==> flow/design.v (excerpt) <==
module enc_bundler_top(
	input  wire 						clk,
	input  wire 						nrst,
	input  wire 						bundling_features,
	input  wire [617-1:0]	bits_to_bundle,
	output logic 						encoded_bit
	);
	wire thresholded_bit;
	enc_bundler ENC_BUNDLER(
		.bundling_features					(bundling_features),
		.bits_to_bundle						(bits_to_bundle),
		.thresholded_bit					(thresholded_bit)
	);
	always_ff @(posedge clk or negedge nrst) begin
		if (!nrst) begin
			encoded_bit <= 1'b0;
		end
		else if (bundling_features) begin
			encoded_bit <= thresholded_bit;
		end
		else begin
			encoded_bit <= encoded_bit;
		end
	end
endmodule
Size: about 620 I/O pins, roughly 17000 um^2 of cells after synthesis.
Settings: LEC_CHECK=0, CAP_MARGIN=20, CORE_MARGIN=2, CORE_UTILIZATION=40, PLACE_DENSITY=0.6, SLEW_MARGIN=20; clock period 11.8 ns.
run.sh (not shown) runs the stock make flow with config.mk's settings and CLKGATE_MAP_FILE=.
The first run finished clean.
Next try:
Settings changed: CORE_UTILIZATION 40 to 56, PLACE_DENSITY 0.6 to unset.
Clock period 11.8 ns to 6.53 ns, I/O delays scaled along.
=> The new run produced a layout that fails on setup timing; die size went down by about 28%; setup slack is worse by 4.2 ns; wire length barely changes; utilization rises by 23 points.
Next try:
Settings changed: CELL_PAD_IN_SITES_GLOBAL_PLACEMENT set to 2, CORE_UTILIZATION 56 to 40, CTS_CLUSTER_DIAMETER set to 198.
Clock period 6.53 ns to 12.5 ns, I/O delays scaled along.
What happened: With this change the flow passed the timing, design-rule and antenna checks. Setup slack improves by 4.7 ns. Wire length goes down by a few percent. Final area hardly moves. Via count shrinks by a few percent. Sequential share of layout area barely changes. Register-to-register slack gains 5.9 ns. Flip-flop count does not change. Cell count rose by a few percent.
Next try:
Settings changed: CELL_PAD_IN_SITES_GLOBAL_PLACEMENT 2 to unset, CORE_UTILIZATION 40 to 27, CTS_CLUSTER_DIAMETER 198 to 395, CTS_CLUSTER_SIZE set to 90, MIN_ROUTING_LAYER set to met1, PLACE_DENSITY set to 0.81, TNS_END_PERCENT set to 10.
Result:
- cell count came out higher by roughly a tenth
- worst hold slack degrades by 0.081 ns
- worst setup slack degrades by 0.17 ns
Next try:
Settings changed: CELL_PAD_IN_SITES_GLOBAL_PLACEMENT set to 1, CORE_ASPECT_RATIO set to 1.2, CORE_UTILIZATION 27 to 45, CTS_CLUSTER_DIAMETER 395 to 399, CTS_CLUSTER_SIZE 90 to 70, GPL_ROUTABILITY_DRIVEN set to 1, GPL_TIMING_DRIVEN set to 0, MAX_ROUTING_LAYER set to met5, MIN_ROUTING_LAYER met1 to unset, PLACE_DENSITY 0.81 to 0.38, SETUP_SLACK_MARGIN set to -1.15.
Global-route usage goes up by 5.6 points.
Design area goes down by 1.8%.
Die size goes down by 39%.
Maximum frequency goes up by 0.90%.
Area after synthesis stays the same.
Wire length goes down by 22%.
Utilization goes up by 25 points.
Synthesized cell count is unchanged.
Worst setup slack is better by 0.11 ns.
Next try:
Settings changed: CTS_CLUSTER_DIAMETER 399 to 80, CTS_CLUSTER_SIZE 70 to 72, PLACE_DENSITY 0.38 to unset, PLACE_DENSITY_LB_ADDON set to 0.24, SETUP_SLACK_MARGIN -1.15 to -1.24.
Hold slack is worse by 0.017 ns.
Clock skew is unchanged.
Critical path depth does not change.
Synthesized cell count does not change.
Worst setup slack is better by 0.0044 ns.
Wire length increases by a few percent.
Die size stays the same.
Final area is about the same.
First-iteration DRC count decreases by about a fifth.

========
enc_bundler_top again, from the RTL that the note above started with.
Settings: LEC_CHECK=0, ABC_AREA=1, CAP_MARGIN=20, CORE_MARGIN=2, CORE_UTILIZATION=72, CTS_CLUSTER_DIAMETER=313, CTS_CLUSTER_SIZE=76, PLACE_DENSITY_LB_ADDON=0.01, SETUP_SLACK_MARGIN=0.61, SLEW_MARGIN=20; clock period 5.2 ns.
The baseline aborted during I/O pin placement on PPL-0024.
Then changed:
==> flow/config.mk (replaced) <==
export PLATFORM = sky130hd
export DESIGN_NAME = enc_bundler_top
export DESIGN_NICKNAME = enc_bundler_top
export VERILOG_FILES = /design/flow/design.v
export SDC_FILE = /design/flow/constraint.sdc
export NUM_CORES = 4
export LEC_CHECK = 0
export CAP_MARGIN = 20
export CORE_MARGIN = 2
export CORE_UTILIZATION = 58
export CTS_CLUSTER_SIZE = 79
export SETUP_SLACK_MARGIN = -0.45
export SLEW_MARGIN = 20
==> flow/constraint.sdc (replaced) <==
create_clock -name core_clock -period 6.53 [get_ports {clk}]
set_input_delay 1.3060 -clock core_clock [delete_from_list [all_inputs] [get_ports {clk}]]
set_output_delay 1.3060 -clock core_clock [all_outputs]
set_load 0.01 [all_outputs]
What happened: With this change the flow finished but fails on negative setup slack. Synthesized area falls by 0.51%. Synthesized cell count came out lower by 2.1%. Die size goes up by 23%.
Then changed:
--- a/flow/config.mk
+++ b/flow/config.mk
@@ -8,6 +8,7 @@
 export CAP_MARGIN = 20
 export CORE_MARGIN = 2
-export CORE_UTILIZATION = 58
-export CTS_CLUSTER_SIZE = 79
-export SETUP_SLACK_MARGIN = -0.45
+export CORE_UTILIZATION = 56
+export CTS_CLUSTER_DIAMETER = 50
+export CTS_CLUSTER_SIZE = 51
+export SETUP_SLACK_MARGIN = 0.53
 export SLEW_MARGIN = 20
What happened:
- The new run completed, yet does not pass: negative setup slack
- core utilization came out lower by 2.8 points
- worst setup slack is worse by 0.061 ns
- final area barely changes
- sequential share of layout area hardly moves
- wire length is about the same
- die area increases by 3.5%
- critical path depth is unchanged
- via count decreases by 0.30%
Then changed:
--- a/flow/config.mk
+++ b/flow/config.mk
@@ -8,7 +8,5 @@
 export CAP_MARGIN = 20
 export CORE_MARGIN = 2
-export CORE_UTILIZATION = 56
-export CTS_CLUSTER_DIAMETER = 50
-export CTS_CLUSTER_SIZE = 51
-export SETUP_SLACK_MARGIN = 0.53
+export CORE_UTILIZATION = 40
+export PLACE_DENSITY = 0.6
 export SLEW_MARGIN = 20
==> flow/constraint.sdc (replaced) <==
create_clock -name core_clock -period 12.5 [get_ports {clk}]
set_input_delay 2.5000 -clock core_clock [delete_from_list [all_inputs] [get_ports {clk}]]
set_output_delay 2.5000 -clock core_clock [all_outputs]
set_load 0.01 [all_outputs]
Outcome:
- Now the flow passed the timing, design-rule and antenna checks
- die area came out higher by about 40%
- final cell count went up by about 4.5%
- routed wire length is higher by 0.35%
- design area is about the same
- first-iteration DRC count went down by 26%
- via count fell by 1.8%
Then changed:
--- a/flow/config.mk
+++ b/flow/config.mk
@@ -6,7 +6,11 @@
 export NUM_CORES = 4
 export LEC_CHECK = 0
+export ABC_AREA = 1
 export CAP_MARGIN = 20
+export CELL_PAD_IN_SITES_GLOBAL_PLACEMENT = 2
+export CORE_ASPECT_RATIO = 0.5
 export CORE_MARGIN = 2
 export CORE_UTILIZATION = 40
-export PLACE_DENSITY = 0.6
+export CTS_CLUSTER_DIAMETER = 198
+export HOLD_SLACK_MARGIN = 0.15
 export SLEW_MARGIN = 20
The new run finished clean.
Clock skew does not change.
Setup slack gains 0.16 ns.
Final area grows slightly.
Global-route usage shrinks by 1.1 points.
Critical path depth increases by 6.
Cell count rises by a few percent.
Wire length decreases by a few percent.
Core utilization goes up by 0.16 points.
First-iteration DRC count fell by about a fifth.
Fmax rose slightly.
